==> inputs of v5 <==
==> flow/design.v (excerpt) <==
module logarithm #(
	parameter n = 16,
	parameter m = 24,
	parameter k = 5 ,
	parameter p = 24
) (
	input        clk  ,  
	input        reset,  
	input        start,
	input  [0:n] x    ,
	output [1:p] y    ,
	output reg   done
);
clock: 7.71 ns
lec_check: 0
cap_margin: 20
core_margin: 2
core_utilization: 72
cts_cluster_size: 82
place_density_lb_addon: 0.0
setup_slack_margin: 2.26
slew_margin: 20
tns_end_percent: 70
run.sh (not shown) runs the stock make flow with config.mk's settings and CLKGATE_MAP_FILE=.
==> inputs of v6, as changes to v5 <==
--- a/flow/config.mk
+++ b/flow/config.mk
@@ -10,6 +10,5 @@
 export CORE_UTILIZATION = 72
-export CTS_CLUSTER_SIZE = 82
+export CTS_CLUSTER_SIZE = 80
 export PLACE_DENSITY_LB_ADDON = 0.0
-export SETUP_SLACK_MARGIN = 2.26
+export SETUP_SLACK_MARGIN = 1.63
 export SLEW_MARGIN = 20
-export TNS_END_PERCENT = 70
==> flow/constraint.sdc (replaced) <==
create_clock -name core_clock -period 5.6 [get_ports {clk}]
set_input_delay 1.1200 -clock core_clock [delete_from_list [all_inputs] [get_ports {clk}]]
set_output_delay 1.1200 -clock core_clock [all_outputs]
set_load 0.01 [all_outputs]
==> inputs of v34, as changes to v5 <==
--- a/flow/config.mk
+++ b/flow/config.mk
@@ -12,4 +12,3 @@
 export PLACE_DENSITY_LB_ADDON = 0.0
-export SETUP_SLACK_MARGIN = 2.26
+export SETUP_SLACK_MARGIN = 2.3
 export SLEW_MARGIN = 20
-export TNS_END_PERCENT = 70
==> flow/constraint.sdc (replaced) <==
create_clock -name core_clock -period 8.03 [get_ports {clk}]
set_input_delay 1.6060 -clock core_clock [delete_from_list [all_inputs] [get_ports {clk}]]
set_output_delay 1.6060 -clock core_clock [all_outputs]
set_load 0.01 [all_outputs]
==> results <==
Run status: v5 timing/DRC/antenna clean; v6 finished with violations; v34 timing/DRC/antenna clean
Violated checks: v5 -; v6 negative setup slack; v34 -
Met3 Track Usage GR: v5 7.892%; v6 7.731%; v34 9.135%
Final setup violation count: v5 0; v6 26; v34 0
Last weighted congestion value of the routability-driven placer: v5 1.043; v6 0.9925; v34 0.9404
Detail-routed via count per cell: v5 5.790; v6 6.002; v34 5.847
Buffer-and-inverter tally for the worst setup path: v5 8; v6 11; v34 8
Longest individual stage delay on the worst path: v5 0.58 ns; v6 0.79 ns; v34 0.55 ns
Post-Route Skew: v5 0.007231 ns; v6 0.01441 ns; v34 0.009155 ns
Hold Startpoint: v5 current_state[4]; v6 current_state[3]; v34 current_state[3]
Final period util: v5 92.49%; v6 133.5%; v34 88.50%
Routed len/inst: v5 20.65 um; v6 23.58 um; v34 20.97 um
Antenna diodes: v5 1; v6 5; v34 2
Clock transition at the registers of the reported paths: v5 0.05 ns; v6 0.06 ns; v34 0.06 ns
Portion of the layout cell area used by non-clock buffers: v5 8.438%; v6 14.97%; v34 8.791%
Design area: v5 23,400 um2; v6 25,250 um2; v34 23,500 um2
Antenna violations before repair: v5 1; v6 5; v34 3


==> exp/violet <==
==> flow/design.v <==
module logarithm #(
	parameter n = 16,
	parameter m = 24,
	parameter k = 5 ,
	parameter p = 24
) (
	input        clk  ,  
	input        reset,  
	input        start,
	input  [0:n] x    ,
	output [1:p] y    ,
	output reg   done
);
	reg [2:0] current_state;
	reg [2:0] next_state   ;
	wire      z_gt2        ;
	wire      i_positive   ;
	reg [2:0] sel_z        ;
	reg       load_z       ;
	reg       sel_i        ;
	reg       load_i       ;
	reg       shift_y      ;
	reg  [  m+1:0] z           ;
	wire [  m+1:0] trunc_square;
	wire [  m+1:0] trunc_div   ;
	wire [  m+1:0] z_input     ;
	reg  [  k-1:0] i           ;
	wire [  k-1:0] i_input     ;
	wire [  k-1:0] i_minus_1   ;
	reg  [    1:p] yy          ;
	wire [    m:0] mult_in     ;
	wire [2*m+1:0] mult_out    ;
	assign z_input = (sel_z == 2'd00) ?  {1'b0, x, {(m-n){1'd0}}} :
	(sel_z == 2'd01) ? 	trunc_square :
	trunc_div;
	assign mult_in     = z[m:0];
	assign mult_out     = mult_in * mult_in;
	assign trunc_square = mult_out[2*m+1:m];
	assign trunc_div    = {1'd0, z[m+1:1]};
	always @(posedge clk or negedge reset) begin : proc_z
		if(~reset) begin
			z <= 0;
		end else begin
			if (load_z == 1'b1)
				z <= z_input;
		end
	end
	assign i_input = sel_i ? i_minus_1 : p;
	assign i_minus_1 = i - 1;
	wire [15:0] binary_p = p;
	always @(posedge clk or negedge reset) begin : proc_i
		if(~reset) begin
			i <= 0;
		end else begin
			if (load_i == 1'b1)
				i <= i_input;
		end
	end
	always @(posedge clk or negedge reset) begin : proc_yy
		if(~reset) begin
			yy <= 0;
		end else begin
			if (shift_y == 1'b1)
				yy <= {yy[2:p], z[m+1]};
		end
	end
	always @(posedge clk or negedge reset) begin : proc_current_state
		if(~reset) begin
			current_state <= 0;
		end else begin
			current_state <= next_state;
		end
	end
	assign i_positive = i ? 1 : 0;
	assign z_gt2 = z[m+1];
	assign y = yy;
	always @(*) begin
		next_state = current_state;
		case (current_state)
			3'd0 : begin
				if (~start)
					next_state = 3'd1;
			end
			3'd1 : begin
				if (start)
					next_state = 3'd2;
			end
			3'd2 : begin
				next_state = 3'd3;
			end
			3'd3 : begin
				next_state = 3'd4;
			end
			3'd4 : begin
				if (z_gt2)
					next_state = 3'd5;
				else
					next_state = 3'd6;
			end
			3'd5 : begin
				next_state = 3'd6;
			end
			3'd6 : begin
				if (i_positive)
					next_state = 3'd3;
				else
					next_state = 3'd0;
			end
			default : next_state = 3'd0;
		endcase
	end
	always @(*) begin
		case (current_state)
			3'd0, 3'd1: begin
				sel_z   = 2'b00;
				load_z  = 1'b0;
				sel_i   = 1'b0;
				load_i  = 1'b0;
				shift_y = 1'b0;
				done    = 1'b1;
			end
			3'd2 : begin
				sel_z   = 2'b00;
				load_z  = 1'b1;
				sel_i   = 1'b0;
				load_i  = 1'b1;
				shift_y = 1'b0;
				done    = 1'b0;
			end
			3'd3 : begin
				sel_z   = 2'b01;
				load_z  = 1'b1;
				sel_i   = 1'b1;
				load_i  = 1'b1;
				shift_y = 1'b0;
				done    = 1'b0;
			end
			3'd4 : begin
				sel_z   = 2'b00;
				load_z  = 1'b0;
				sel_i   = 1'b0;
				load_i  = 1'b0;
				shift_y = 1'b1;
				done    = 1'b0;
			end
			3'd5 : begin
				sel_z   = 2'b10;
				load_z  = 1'b1;
				sel_i   = 1'b0;
				load_i  = 1'b0;
				shift_y = 1'b0;
				done    = 1'b0;
			end
			3'd6 : begin
				sel_z   = 2'b00;
				load_z  = 1'b0;
				sel_i   = 1'b0;
				load_i  = 1'b0;
				shift_y = 1'b0;
				done    = 1'b0;
			end
			default : begin
				sel_z   = 2'b00;
				load_z  = 1'b0;
				sel_i   = 1'b0;
				load_i  = 1'b0;
				shift_y = 1'b0;
				done    = 1'b0;
			end
		endcase
	end
endmodule
==> flow/run.sh <==
#!/bin/bash
# the make line also repeats each setting of config.mk as NAME=value (left out here)
make -C /OpenROAD-flow-scripts/flow DESIGN_CONFIG=/design/flow/config.mk WORK_HOME=/design/flow/orfs CLKGATE_MAP_FILE= finish
==> flow/config.mk <==
export PLATFORM = sky130hd
export DESIGN_NAME = logarithm
export DESIGN_NICKNAME = logarithm
export VERILOG_FILES = /design/flow/design.v
export SDC_FILE = /design/flow/constraint.sdc
export NUM_CORES = 4
export LEC_CHECK = 0
export ABC_AREA = 0
export CAP_MARGIN = 25
export CORE_ASPECT_RATIO = 0.55
export CORE_MARGIN = 2
export CORE_UTILIZATION = 37
export CTS_CLUSTER_DIAMETER = 370
export CTS_CLUSTER_SIZE = 78
export MAX_ROUTING_LAYER = met5
export PLACE_DENSITY_LB_ADDON = 0.17
export SETUP_SLACK_MARGIN = 1.27
export SLEW_MARGIN = 5
==> flow/constraint.sdc <==
create_clock -name core_clock -period 5.54 [get_ports {clk}]
set_input_delay 1.1080 -clock core_clock [delete_from_list [all_inputs] [get_ports {clk}]]
set_output_delay 1.1080 -clock core_clock [all_outputs]
set_load 0.01 [all_outputs]
==> inputs of exp/quartz, as changes to exp/violet <==
ABC_AREA = unset   (was 0)
CAP_MARGIN = 20   (was 25)
CORE_ASPECT_RATIO = unset   (was 0.55)
CORE_UTILIZATION = 72   (was 37)
CTS_CLUSTER_DIAMETER = unset   (was 370)
CTS_CLUSTER_SIZE = 82   (was 78)
MAX_ROUTING_LAYER = unset   (was met5)
PLACE_DENSITY_LB_ADDON = 0.0   (was 0.17)
SETUP_SLACK_MARGIN = 2.06   (was 1.27)
SLEW_MARGIN = 20   (was 5)
TNS_END_PERCENT = 35   (was unset)
==> flow/constraint.sdc (replaced) <==
create_clock -name core_clock -period 7.02 [get_ports {clk}]
set_input_delay 1.4040 -clock core_clock [delete_from_list [all_inputs] [get_ports {clk}]]
set_output_delay 1.4040 -clock core_clock [all_outputs]
set_load 0.01 [all_outputs]
==> inputs of exp/onyx, as changes to exp/violet <==
ABC_AREA = 1   (was 0)
CAP_MARGIN = 20   (was 25)
CORE_ASPECT_RATIO = unset   (was 0.55)
CORE_UTILIZATION = 45   (was 37)
CTS_CLUSTER_DIAMETER = 160   (was 370)
CTS_CLUSTER_SIZE = 100   (was 78)
MAX_ROUTING_LAYER = unset   (was met5)
PLACE_DENSITY_LB_ADDON = unset   (was 0.17)
SETUP_SLACK_MARGIN = unset   (was 1.27)
SLEW_MARGIN = 20   (was 5)
==> flow/constraint.sdc (replaced) <==
create_clock -name core_clock -period 9.0 [get_ports {clk}]
set_input_delay 1.8000 -clock core_clock [delete_from_list [all_inputs] [get_ports {clk}]]
set_output_delay 1.8000 -clock core_clock [all_outputs]
set_load 0.01 [all_outputs]
==> results.cfg <==
; physical design summary
[outcome]
status = finished clean

[die]
num_tap_cells = 615

[final_timing]
worstMarginPinSlew_ps = 1099

[synth]
synth-xor-area-share_pct = 0.5651
ys_sh_simple_pct = 15.71

[critical_path]
cp.arrival_ps = 7470
cp_num_buf_inv = 5
worstPathRequired_ps = 9260

[finish]
n_clock_buffer = 10
(the above is from exp/onyx)
==> results.cfg <==
; physical design summary
[critical_path]
worstPathRequired_ps = 5840
cp_num_buf_inv = 9
cp.arrival_ps = 7330

[final_timing]
setup_ws_ps = -1489
setup_viol = 26

[outcome]
so.violations = setup timing
status = failed layout checks

[pwr]
(the above is from exp/violet)
==> results.cfg <==
; physical design summary
[outcome]
status = failed layout checks
so.violations = setup timing

[final_timing]
setup_ws_ps = -554.6
worstMarginPinSlew_ps = 972.4
setup_viol = 23

[critical_path]
cp_num_buf_inv = 8
cp.arrival_ps = 7850

[die]
num_tap_cells = 378

[synth]
synth-xor-area-share_pct = 1.391
(the above is from exp/quartz)
